Setup of v35:
==> flow/design.v (excerpt) <==
module clk_ctrl
(
	input				wire				clk_i					,
	input				wire				rstn_i				,	
	input				wire	[15:0]	freq						,
	output			reg				dds1_o					,
	output			reg				dds_o						
);
Size: roughly 66 flip-flops, about 20 I/O pins, roughly 0.051 mm^2 of cells after synthesis.
clock: 109.0 ns
lec_check: 0
abc_area: 1
cap_margin: 35
core_aspect_ratio: 1.94
core_margin: 8
core_utilization: 40
cts_cluster_diameter: 374
cts_cluster_size: 99
gpl_routability_driven: 0
gpl_timing_driven: 1
place_density_lb_addon: 0.24
setup_slack_margin: 4.78
slew_margin: 10
tns_end_percent: 85
run.sh (not shown) runs the stock make flow with config.mk's settings and CLKGATE_MAP_FILE=.
v35 went all the way through synthesis, placement and routing and the layout is clean on timing, DRC and antenna.
Here is what was changed in the inputs of v2 compared with v35.
# v35
export LEC_CHECK = 0
export ABC_AREA = 1
export CAP_MARGIN = 35
export CORE_ASPECT_RATIO = 1.94
export CORE_MARGIN = 8
export CORE_UTILIZATION = 40
export CTS_CLUSTER_DIAMETER = 374
export CTS_CLUSTER_SIZE = 99
export GPL_ROUTABILITY_DRIVEN = 0
export GPL_TIMING_DRIVEN = 1
export PLACE_DENSITY_LB_ADDON = 0.24
export SETUP_SLACK_MARGIN = 4.78
export SLEW_MARGIN = 10
export TNS_END_PERCENT = 85
create_clock -name core_clock -period 109.0 [get_ports {clk_i}]
# v2
export LEC_CHECK = 0
export CAP_MARGIN = 20
export CORE_MARGIN = 2
export CORE_UTILIZATION = 68
export SLEW_MARGIN = 20
create_clock -name core_clock -period 57.4 [get_ports {clk_i}]
## What came out
From the logs: v2 reached the end of the flow and failed the layout checks with setup timing. [v2] utilization after layout rose 46 points relative to v35. Measured against each other, v35 and v2 differ in count of clock-buffer cells in the layout, the lower figure coming from v2. From v35 to v2 the numbers moved as follows: multi-input logic portion of the cell area shrank by 8.1 points, met3 track utilization from global routing grew by 4.2 points.
Here is what was changed in the inputs of v24 compared with v2.
# v2
export LEC_CHECK = 0
export CAP_MARGIN = 20
export CORE_MARGIN = 2
export CORE_UTILIZATION = 68
export SLEW_MARGIN = 20
create_clock -name core_clock -period 57.4 [get_ports {clk_i}]
# v24
export LEC_CHECK = 0
export CAP_MARGIN = 20
export CORE_MARGIN = 2
export CORE_UTILIZATION = 63
export CTS_CLUSTER_SIZE = 98
export SLEW_MARGIN = 20
export TNS_END_PERCENT = 15
create_clock -name core_clock -period 70.0 [get_ports {clk_i}]
### Flow results
Across v2 and v24, a clean result was obtained everywhere but in v2. v2: all stages done; final checks FAILED (setup timing). Between v2 and v24, utilization decreased. Synthesis-to-finish area growth (higher): v2. Compared with v2, v24 shows non-clock buffer total of the final layout lower by 78%. v24 vs. v2: register-to-register slack has increased.
Setup changes, v24 to v31
# v24
export LEC_CHECK = 0
export CAP_MARGIN = 20
export CORE_MARGIN = 2
export CORE_UTILIZATION = 63
export CTS_CLUSTER_SIZE = 98
export SLEW_MARGIN = 20
export TNS_END_PERCENT = 15
create_clock -name core_clock -period 70.0 [get_ports {clk_i}]
# v31
export LEC_CHECK = 0
export CAP_MARGIN = 20
export CORE_MARGIN = 2
export CORE_UTILIZATION = 46
export SLEW_MARGIN = 20
create_clock -name core_clock -period 68.6 [get_ports {clk_i}]
- v24 → v31: setup slack now sits lower.
- Per the comparison of v31 with v24, routability congestion estimate lost 3.6%, core utilization -17 points, pin count of the biggest net entering global routing fell about 12%, adder-cell share of the synthesized area essentially unchanged, met2 track demand over resource in global routing dropped 13 points.

---

Starting RTL as in the previous note.
==> flow/design.v (excerpt) <==
module clk_ctrl
(
	input				wire				clk_i					,
	input				wire				rstn_i				,	
	input				wire	[15:0]	freq						,
	output			reg				dds1_o					,
	output			reg				dds_o						
);
reg	[31:0]	cnt;
wire	[63:0]	add;
assign add =freq*32'd4294967295/16'd30000;
always@(posedge clk_i or negedge rstn_i)
	if(rstn_i ==1'b0)
		cnt <=32'd0;
	else
		cnt <=cnt +add; 
always@(posedge clk_i or negedge rstn_i)
	if(rstn_i ==1'b0)
		dds_o <=1'b0;
	else if(cnt >=32'd2147483648)
		dds_o <=1'b1;
	else
		dds_o <=1'b0;		
reg	[31:0]	cnt1;
wire	[63:0]	add1;
assign add1 =(freq/8'd36)*32'd4294967295/16'd3000;
always@(posedge clk_i or negedge rstn_i)
	if(rstn_i ==1'b0)
		cnt1 <=32'd0;
	else
		cnt1 <=cnt1 +add1; 
always@(posedge clk_i or negedge rstn_i)
	if(rstn_i ==1'b0)
		dds1_o <=1'b0;
	else if(cnt1 >=32'd2147483648)
		dds1_o <=1'b1;
	else
		dds1_o <=1'b0;		
endmodule
Settings: LEC_CHECK=0, CAP_MARGIN=35, CORE_MARGIN=8, CORE_UTILIZATION=40, CTS_CLUSTER_DIAMETER=396, CTS_CLUSTER_SIZE=62, GPL_ROUTABILITY_DRIVEN=0, GPL_TIMING_DRIVEN=0, SLEW_MARGIN=10; clock period 70.0 ns.
The first run completed with no timing, DRC or antenna violations.
Rerun with:
Settings changed: CORE_ASPECT_RATIO set to 1.94, PLACE_DENSITY_LB_ADDON set to 0.24.
Clock period 70.0 ns to 109.0 ns, I/O delays scaled along.
Via count drops slightly; cell area drops by a little under a tenth; final cell count shrinks by a few percent; synthesized area does not change; utilization falls by 3.7 points; wire length went up by a few percent; global-route usage rises by 2.1 points; count of clock-buffer cells in the layout falls by 1.
Rerun with:
Settings changed: CAP_MARGIN 35 to 20, CORE_ASPECT_RATIO 1.94 to unset, CORE_MARGIN 8 to 2, CTS_CLUSTER_DIAMETER 396 to 393, CTS_CLUSTER_SIZE 62 to 98, GPL_ROUTABILITY_DRIVEN 0 to unset, PLACE_DENSITY_LB_ADDON 0.24 to unset, SLEW_MARGIN 10 to 20.
Clock period 109.0 ns to 70.0 ns, I/O delays scaled along.
What happened:
- design area came out higher by 8.8%
- core utilization came out higher by 3.8 points
- clock-buffer cell count came out lower by 1
- die area came out lower by 6.5%

---

Setup of run A:
Starting RTL as in the previous note.
Design clk_ctrl, start of the top module:
module clk_ctrl
(
	input				wire				clk_i					,
	input				wire				rstn_i				,	
	input				wire	[15:0]	freq						,
	output			reg				dds1_o					,
	output			reg				dds_o						
);
reg	[31:0]	cnt;
wire	[63:0]	add;
assign add =freq*32'd4294967295/16'd30000;
always@(posedge clk_i or negedge rstn_i)
	if(rstn_i ==1'b0)
		cnt <=32'd0;
	else
		cnt <=cnt +add; 
always@(posedge clk_i or negedge rstn_i)
	if(rstn_i ==1'b0)
		dds_o <=1'b0;
	else if(cnt >=32'd2147483648)
		dds_o <=1'b1;
	else
		dds_o <=1'b0;		
reg	[31:0]	cnt1;
wire	[63:0]	add1;
assign add1 =(freq/8'd36)*32'd4294967295/16'd3000;
always@(posedge clk_i or negedge rstn_i)
	if(rstn_i ==1'b0)
		cnt1 <=32'd0;
	else
		cnt1 <=cnt1 +add1; 
always@(posedge clk_i or negedge rstn_i)
	if(rstn_i ==1'b0)
		dds1_o <=1'b0;
	else if(cnt1 >=32'd2147483648)
		dds1_o <=1'b1;
	else
		dds1_o <=1'b0;		
endmodule
Settings: LEC_CHECK=0, CAP_MARGIN=20, CELL_PAD_IN_SITES_DETAIL_PLACEMENT=0, CELL_PAD_IN_SITES_GLOBAL_PLACEMENT=1, CORE_ASPECT_RATIO=0.93, CORE_MARGIN=2, CORE_UTILIZATION=58, CTS_CLUSTER_DIAMETER=399, CTS_CLUSTER_SIZE=98, GPL_ROUTABILITY_DRIVEN=1, MAX_ROUTING_LAYER=met4, SETUP_SLACK_MARGIN=1.27, SLEW_MARGIN=10, TNS_END_PERCENT=25; clock period 115.0 ns.
Run A: all stages complete, timing, DRC and antenna checks passed
diff inputs: run A => run B
- swapping 20 for 10 in CAP_MARGIN
- swapping 399 for 194 in CTS_CLUSTER_DIAMETER
- swapping 1.27 for 5.0 in SETUP_SLACK_MARGIN
- swapping 10 for 20 in SLEW_MARGIN
- clearing CTS_CLUSTER_SIZE, which used to be 98
- clearing CELL_PAD_IN_SITES_GLOBAL_PLACEMENT, which used to be 1
- putting ABC_AREA at 1 where nothing was set
- putting MIN_ROUTING_LAYER at met2 where nothing was set
- putting HOLD_SLACK_MARGIN at 0.12 where nothing was set
- swapping 25 for 55 in TNS_END_PERCENT
Results
[compare] base=run A new=run B: area overhead of the layout relative to synthesis up 2.8 points, number of signal-net buffers in the layout has decreased.
Compared with run A, run B shows a setup slack that is 8020 ps higher.
Run B does better than run A on detailed placement HPWL.
For the number of inserted diodes, run B came in 2 lower than run A did.
Looking at prevailing logic family in the synthesized netlist, the AND-OR/OR-AND gates result is from run A; the simple AND/OR/NAND/NOR gates one comes from run B.
Relative to run A, sequential share of layout area has gone up in run B.
Run A reports its critical path launch point as freq[4] while run B reports freq[5].
Input-level comparison between run C and run B:
- changing SLEW_MARGIN from 20 to 0
- removing MIN_ROUTING_LAYER (formerly met2)
- changing CORE_UTILIZATION from 58 to 24
- setting CTS_CLUSTER_SIZE to 98 for the first time
- changing CAP_MARGIN from 10 to 20
- removing ABC_AREA (formerly 1)
- changing TNS_END_PERCENT from 55 to 25
- removing HOLD_SLACK_MARGIN (formerly 0.12)
- setting CELL_PAD_IN_SITES_GLOBAL_PLACEMENT to 1 for the first time
- changing SETUP_SLACK_MARGIN from 5.0 to 2.76
- changing GPL_ROUTABILITY_DRIVEN from 1 to 0
- changing CTS_CLUSTER_DIAMETER from 194 to 399
- Sequential share of layout area: lower on run C
- Run C vs run B on worst setup slack: run C is the lower one.
- Going from run B to run C, clock buffer instance count of the final layout increased 3, detailed-routed wire length on met2 grew by 6.6 mm.
- Run C ends up with higher overall die area than run B does.
- Part of the cycle the worst path needs is higher on run C
- On post-route standard cell area excluding fillers, run C does worse than run B.
- From run B to run C the numbers moved as follows: minimum clock period went up, floorplan core density went down.
- Measured against run B, the total of plain and repair buffers excluding clock buffers of run C comes out at 2.3 times the reference value.
- Run C reports its launch point of the critical path as freq[4] while run B reports freq[5].
- Run C vs run B — utilization dropped 35 points.
--- input diff run C..run D ---
- SLEW_MARGIN: 0 -> 20
- SETUP_SLACK_MARGIN: 2.76 -> unset
- CELL_PAD_IN_SITES_DETAIL_PLACEMENT: 0 -> unset
- GPL_ROUTABILITY_DRIVEN: 0 -> unset
- CORE_UTILIZATION: 24 -> 65
- TNS_END_PERCENT: 25 -> unset
- CTS_CLUSTER_DIAMETER: 399 -> unset
- CORE_ASPECT_RATIO: 0.93 -> unset
- CTS_CLUSTER_SIZE: 98 -> unset
- CELL_PAD_IN_SITES_GLOBAL_PLACEMENT: 1 -> unset
- the clock period (ns, I/O delays scaled along): 115.0 -> 70.0
## What came out
Run D has less setup slack than run C.
Wire length of the first global-routing pass went down by a few percent going from run C to run D.
Looking at critical path capture point, the cnt1[31]$_DFF_PN0_ result is from run C; the cnt1[30]$_DFF_PN0_ one comes from run D.
Run D completed end to end with timing, DRC and antenna clean.
In run D the floorplan die height turned out about 37% lower than in run C.
In run D, the depth of the worst register-to-register path came out 1 above the value in run C.
